Setup of run A:
==> flow/design.v (excerpt) <==
module top(
    clk,
    rst_n,
    ifm0,
    ifm1,
    ifm2,
    ifm0_en,
    ifm1_en,
    ifm2_en,
    w0,
    w1,
    w2,
    w0_en,
    w1_en,
    w2_en,
    obf0_rd_en,
    obf1_rd_en,
    obf2_rd_en,
    obf0_empty,
    obf1_empty,
    obf2_empty,
    obf0_full,
    obf1_full,
    obf2_full,
    obf0_err,
    obf1_err,
    obf2_err,
    obf0_out,
    obf1_out,
    obf2_out
);
Size in the first run: ~6,100 cells after synthesis.
==> flow/config.mk <==
export PLATFORM = sky130hd
export DESIGN_NAME = top
export DESIGN_NICKNAME = top
export VERILOG_FILES = /design/flow/design.v
export SDC_FILE = /design/flow/constraint.sdc
export NUM_CORES = 4
export LEC_CHECK = 0
export ABC_AREA = 0
export CAP_MARGIN = 20
export CELL_PAD_IN_SITES_DETAIL_PLACEMENT = 0
export CORE_MARGIN = 2
export CORE_UTILIZATION = 72
export CTS_CLUSTER_SIZE = 69
export HOLD_SLACK_MARGIN = 0.07
export PLACE_DENSITY = 0.79
export SETUP_SLACK_MARGIN = -0.19
export SLEW_MARGIN = 20
export TNS_END_PERCENT = 100
==> flow/constraint.sdc <==
create_clock -name core_clock -period 3.6 [get_ports {clk}]
set_input_delay 0.7200 -clock core_clock [delete_from_list [all_inputs] [get_ports {clk}]]
set_output_delay 0.7200 -clock core_clock [all_outputs]
set_load 0.01 [all_outputs]
run.sh (not shown) runs the stock make flow with config.mk's settings and CLKGATE_MAP_FILE=.
To summarise run A: no stage aborted, but the layout did not pass its checks, failing on setup timing.
## Diff of input files: run B against run A
Settings: a change of TNS_END_PERCENT from 100 to 80; a deleted HOLD_SLACK_MARGIN that had been 0.07; a change of CORE_UTILIZATION from 72 to 47; an added GPL_ROUTABILITY_DRIVEN of 0; a deleted SETUP_SLACK_MARGIN that had been -0.19; an added MAX_ROUTING_LAYER of met4; an added GPL_TIMING_DRIVEN of 0; a change of PLACE_DENSITY from 0.79 to 0.6; a deleted CTS_CLUSTER_SIZE that had been 69; a deleted CELL_PAD_IN_SITES_DETAIL_PLACEMENT that had been 0; an added CTS_CLUSTER_DIAMETER of 56; a change of ABC_AREA from 0 to 1; a change of the clock period (ns, I/O delays scaled along) from 3.6 to 5.0.
### Flow results
Run B went all the way through the flow, and no timing, DRC or antenna check failed. Run B vs. run A: overall power consumption moved down; antenna diode count rose 2; pin count of the biggest net entering global routing went down 66; core utilization lost 37 points; detailed-route via count fell by about 4.5%. Per the comparison of run B with run A, synthesis-to-layout area growth now sits lower, number of non-filler instances in the completed layout moved up, final period demand of the worst path went down, wire length now sits lower, average size of a mapped cell decreased by 20% relative to the old numbers. Of the two values seen for launching element of the worst setup path, ifm_bus2.data_l1[6] was produced by run B and w_bus0.data_l0[1] by run A. Looking only at vertical die dimension, and setting everything else aside, the higher value of run B and run A goes to run B.
Changes in run C relative to run B:
Settings: GPL_TIMING_DRIVEN removed (was 0); GPL_ROUTABILITY_DRIVEN removed (was 0); ABC_AREA removed (was 1); CTS_CLUSTER_DIAMETER removed (was 56); MAX_ROUTING_LAYER removed (was met4); CORE_UTILIZATION changed from 47 to 70; CTS_CLUSTER_SIZE newly set to 42; PLACE_DENSITY removed (was 0.6); TNS_END_PERCENT removed (was 80); SETUP_SLACK_MARGIN newly set to -0.25; the clock period (ns, I/O delays scaled along) changed from 5.0 to 3.72.
--- outcome ---
| run C | all stages done | FAIL | setup timing |
Power per cell area (run C vs. run B) increases by more than a quarter
Relative to run B, final core area utilization increased by 33 points in run C.
Taking run B as the reference, in run C count of fill cells added during filler insertion fell by 8,706; switching part of the total fell by 4.8 points.

Starting RTL as in the previous note.
make LEC_CHECK=0 ABC_AREA=1 CAP_MARGIN=10 CORE_ASPECT_RATIO=1.24 CORE_MARGIN=2 CORE_UTILIZATION=47 CTS_CLUSTER_DIAMETER=56 GPL_ROUTABILITY_DRIVEN=1 GPL_TIMING_DRIVEN=0 MAX_ROUTING_LAYER=met4 MIN_ROUTING_LAYER=met2 PLACE_DENSITY=0.6 SETUP_SLACK_MARGIN=1.46 SLEW_MARGIN=10 TNS_END_PERCENT=80 finish   # period 5.0 ns
The starting point passed the timing, DRC and antenna checks.
Next try:
==> flow/config.mk (replaced) <==
export PLATFORM = sky130hd
export DESIGN_NAME = top
export DESIGN_NICKNAME = top
export VERILOG_FILES = /design/flow/design.v
export SDC_FILE = /design/flow/constraint.sdc
export NUM_CORES = 4
export LEC_CHECK = 0
export ABC_AREA = 0
export CAP_MARGIN = 20
export CELL_PAD_IN_SITES_DETAIL_PLACEMENT = 0
export CORE_MARGIN = 2
export CORE_UTILIZATION = 60
export CTS_CLUSTER_SIZE = 69
export HOLD_SLACK_MARGIN = 0.07
export SETUP_SLACK_MARGIN = 0.26
export SLEW_MARGIN = 20
export TNS_END_PERCENT = 20
==> flow/constraint.sdc (replaced) <==
create_clock -name core_clock -period 3.57 [get_ports {clk}]
set_input_delay 0.7140 -clock core_clock [delete_from_list [all_inputs] [get_ports {clk}]]
set_output_delay 0.7140 -clock core_clock [all_outputs]
set_load 0.01 [all_outputs]
The changed run finished but failed the layout checks on negative setup slack.
Fmax falls by 6.6%.
Wire length went down by about 15%.
Via count drops by about 34%.
Sequential share of layout area goes up by 2.8 points.
Area after synthesis goes down by 6.4%.
Cell area goes down by about 7%.
Final cell count decreases by about 22%.
Non-clock buffer count went up by 218.
Sequential power came out higher by 38%.
Core utilization goes up by 15 points.

Starting RTL as in the previous note.
==> flow/design.v (excerpt) <==
module top(
    clk,
    rst_n,
    ifm0,
    ifm1,
    ifm2,
    ifm0_en,
    ifm1_en,
    ifm2_en,
    w0,
    w1,
    w2,
    w0_en,
    w1_en,
    w2_en,
    obf0_rd_en,
    obf1_rd_en,
    obf2_rd_en,
    obf0_empty,
    obf1_empty,
    obf2_empty,
    obf0_full,
    obf1_full,
    obf2_full,
    obf0_err,
    obf1_err,
    obf2_err,
    obf0_out,
    obf1_out,
    obf2_out
);
make LEC_CHECK=0 CAP_MARGIN=20 CORE_MARGIN=2 CORE_UTILIZATION=40 PLACE_DENSITY=0.6 SETUP_SLACK_MARGIN=0.88 SLEW_MARGIN=20 finish   # period 4.79 ns
Edit:
Settings changed: CORE_UTILIZATION 40 to 72, PLACE_DENSITY 0.6 to default, PLACE_DENSITY_LB_ADDON from default to 0.01, SETUP_SLACK_MARGIN 0.88 to default, TNS_END_PERCENT from default to 85.
Clock period 4.79 ns to 4.01 ns, I/O delays scaled along.
Outcome: The changed run finished with negative setup slack left; non-clock buffer count climbs by 287; first-iteration DRC count is higher by 94%; combinational power climbs by 43%; global-route usage rises by 19 points; register-to-register slack loses 1100 ps; setup slack got worse by 1100 ps; via count is higher by 13%; cell area grows by 1.3%.
Edit:
Settings changed: ABC_AREA from default to 1, CELL_PAD_IN_SITES_DETAIL_PLACEMENT from default to 0, CORE_UTILIZATION 72 to 57, CTS_CLUSTER_SIZE from default to 69, HOLD_SLACK_MARGIN from default to 0.07, PLACE_DENSITY_LB_ADDON 0.01 to default, SETUP_SLACK_MARGIN from default to 0.26, TNS_END_PERCENT 85 to 20.
Clock period 4.01 ns to 2.88 ns, I/O delays scaled along.
After rerunning:
- The changed run reached the layout checks and failed them: negative setup slack
- synthesized cell count goes up by 34%
- clock skew grows by 30 ps
- hold slack degrades by 210 ps
Edit:
Settings changed: ABC_AREA 1 to 0, CORE_UTILIZATION 57 to 72, CTS_CLUSTER_DIAMETER from default to 29, PLACE_DENSITY from default to 0.79, SETUP_SLACK_MARGIN 0.26 to 0.88.
Clock period 2.88 ns to 3.41 ns, I/O delays scaled along.
- The changed run failed in 5_1_grt with GRT-0232
- die area went down by about 26%
- area after synthesis went down by 6.4%
- synthesized cell count went down by about 25%
Edit:
Settings changed: ABC_AREA 0 to 1, CELL_PAD_IN_SITES_DETAIL_PLACEMENT 0 to default, CORE_UTILIZATION 72 to 47, CTS_CLUSTER_DIAMETER 29 to default, CTS_CLUSTER_SIZE 69 to default, HOLD_SLACK_MARGIN 0.07 to default, MAX_ROUTING_LAYER from default to met4, PLACE_DENSITY 0.79 to 0.6, SETUP_SLACK_MARGIN 0.88 to default, TNS_END_PERCENT 20 to 80.
Clock period 3.41 ns to 5.0 ns, I/O delays scaled along.
Effect: This time the run produced a clean layout; synthesized area went up by 6.9%; die size went up by 63%; synthesized cell count went up by 34%.

Starting RTL as in the previous note.
clock: 5.0 ns
lec_check: 0
abc_area: 0
cap_margin: 10
core_margin: 2
core_utilization: 47
cts_cluster_diameter: 56
gpl_routability_driven: 1
gpl_timing_driven: 0
max_routing_layer: met4
min_routing_layer: met1
place_density: 0.6
setup_slack_margin: 1.46
slew_margin: 20
tns_end_percent: 80
Edit:
- ABC_AREA: 0 -> 1
- CAP_MARGIN: 10 -> 20
- CORE_UTILIZATION: 47 -> 72
- CTS_CLUSTER_DIAMETER: 56 -> unset
- CTS_CLUSTER_SIZE: unset -> 58
- GPL_ROUTABILITY_DRIVEN: 1 -> unset
- GPL_TIMING_DRIVEN: 0 -> unset
- MAX_ROUTING_LAYER: met4 -> unset
- MIN_ROUTING_LAYER: met1 -> unset
- PLACE_DENSITY: 0.6 -> unset
- PLACE_DENSITY_LB_ADDON: unset -> 0.01
- SETUP_SLACK_MARGIN: 1.46 -> -0.24
- TNS_END_PERCENT: 80 -> 85
- clock period: 5.0 -> 2.69 ns (I/O delays scaled with it)
=> The new run ran to the end with violations: setup timing; total power rises to 2.5 times its value; sequential power rises by 91%; design area rises by 8.7%; register-to-register slack gets worse by 2600 ps; critical path depth stays the same; via count rises by 28%; count of clock-buffer cells in the layout falls by 33; global-route usage rises by 14 points; maximum frequency falls by 5.1%.
Edit:
- ABC_AREA: 1 -> 0
- CELL_PAD_IN_SITES_GLOBAL_PLACEMENT: unset -> 3
- CORE_UTILIZATION: 72 -> 17
- CTS_CLUSTER_DIAMETER: unset -> 252
- CTS_CLUSTER_SIZE: 58 -> unset
- MIN_ROUTING_LAYER: unset -> met1
- PLACE_DENSITY: unset -> 0.65
- PLACE_DENSITY_LB_ADDON: 0.01 -> unset
- SETUP_SLACK_MARGIN: -0.24 -> -0.5
- TNS_END_PERCENT: 85 -> unset
- clock period: 2.69 -> 8.24 ns (I/O delays scaled with it)
With this change the flow ran to the end with no violations; total power is lower by 80%; hold slack gets better by 190 ps; non-clock buffer count goes down by 661.
Edit:
- ABC_AREA: 0 -> unset
- CORE_UTILIZATION: 17 -> 63
- CTS_CLUSTER_DIAMETER: 252 -> unset
- CTS_CLUSTER_SIZE: unset -> 38
- GPL_ROUTABILITY_DRIVEN: unset -> 0
- HOLD_SLACK_MARGIN: unset -> 0.23
- MIN_ROUTING_LAYER: met1 -> met2
- PLACE_DENSITY: 0.65 -> 0.72
- SETUP_SLACK_MARGIN: -0.5 -> unset
- SLEW_MARGIN: 20 -> 30
- TNS_END_PERCENT: unset -> 90
- clock period: 8.24 -> 5.0 ns (I/O delays scaled with it)
This time the run aborted during global placement without I/O (3_1_place_gp_skip_io) with GPL-0301.
Die area shrinks by well over a third.
Synthesized cell count does not change.
Area after synthesis stays the same.

Starting RTL as in the previous note.
make LEC_CHECK=0 CAP_MARGIN=20 CELL_PAD_IN_SITES_DETAIL_PLACEMENT=1 CELL_PAD_IN_SITES_GLOBAL_PLACEMENT=3 CORE_MARGIN=2 CORE_UTILIZATION=63 CTS_CLUSTER_SIZE=19 GPL_ROUTABILITY_DRIVEN=0 HOLD_SLACK_MARGIN=-0.04 MIN_ROUTING_LAYER=met2 PLACE_DENSITY_LB_ADDON=0.16 SLEW_MARGIN=40 TNS_END_PERCENT=90 finish   # period 5.0 ns
The starting point did not get past global placement without I/O on FLW-0024.
Change:
- ABC_AREA: not set -> 0
- CAP_MARGIN: 20 -> 10
- CELL_PAD_IN_SITES_DETAIL_PLACEMENT: 1 -> 0
- CELL_PAD_IN_SITES_GLOBAL_PLACEMENT: 3 -> not set
- CORE_UTILIZATION: 63 -> 72
- CTS_CLUSTER_SIZE: 19 -> 69
- GPL_ROUTABILITY_DRIVEN: 0 -> not set
- HOLD_SLACK_MARGIN: -0.04 -> 0.07
- MIN_ROUTING_LAYER: met2 -> not set
- PLACE_DENSITY_LB_ADDON: 0.16 -> not set
- SETUP_SLACK_MARGIN: not set -> 0.26
- SLEW_MARGIN: 40 -> 20
- clock period: 5.0 -> 4.08 ns (I/O delays scaled with it)
Effect: With this change the flow reached the layout checks and failed them: setup timing; area after synthesis is unchanged; die size goes down by roughly a tenth; synthesized cell count does not change.

Starting RTL as in the previous note.
Design top, start of the top module:
module top(
    clk,
    rst_n,
    ifm0,
    ifm1,
    ifm2,
    ifm0_en,
    ifm1_en,
    ifm2_en,
    w0,
    w1,
    w2,
    w0_en,
    w1_en,
    w2_en,
    obf0_rd_en,
    obf1_rd_en,
    obf2_rd_en,
    obf0_empty,
    obf1_empty,
    obf2_empty,
    obf0_full,
    obf1_full,
    obf2_full,
    obf0_err,
    obf1_err,
    obf2_err,
    obf0_out,
    obf1_out,
    obf2_out
);
clock: 5.75 ns
lec_check: 0
cap_margin: 20
core_margin: 2
core_utilization: 30
place_density: 0.6
slew_margin: 20
The first run finished clean.
Change:
- CORE_UTILIZATION: 30 -> 69
- HOLD_SLACK_MARGIN: default -> -0.1
- clock period: 5.75 -> 4.1 ns (I/O delays scaled with it)
After rerunning: The changed run finished with hold timing, setup timing left; routed wire length hardly moves; setup slack loses 1.3 ns; power rises by 72%; via count rises by 9.1%.
Power is estimated from default activity; no workload was simulated.
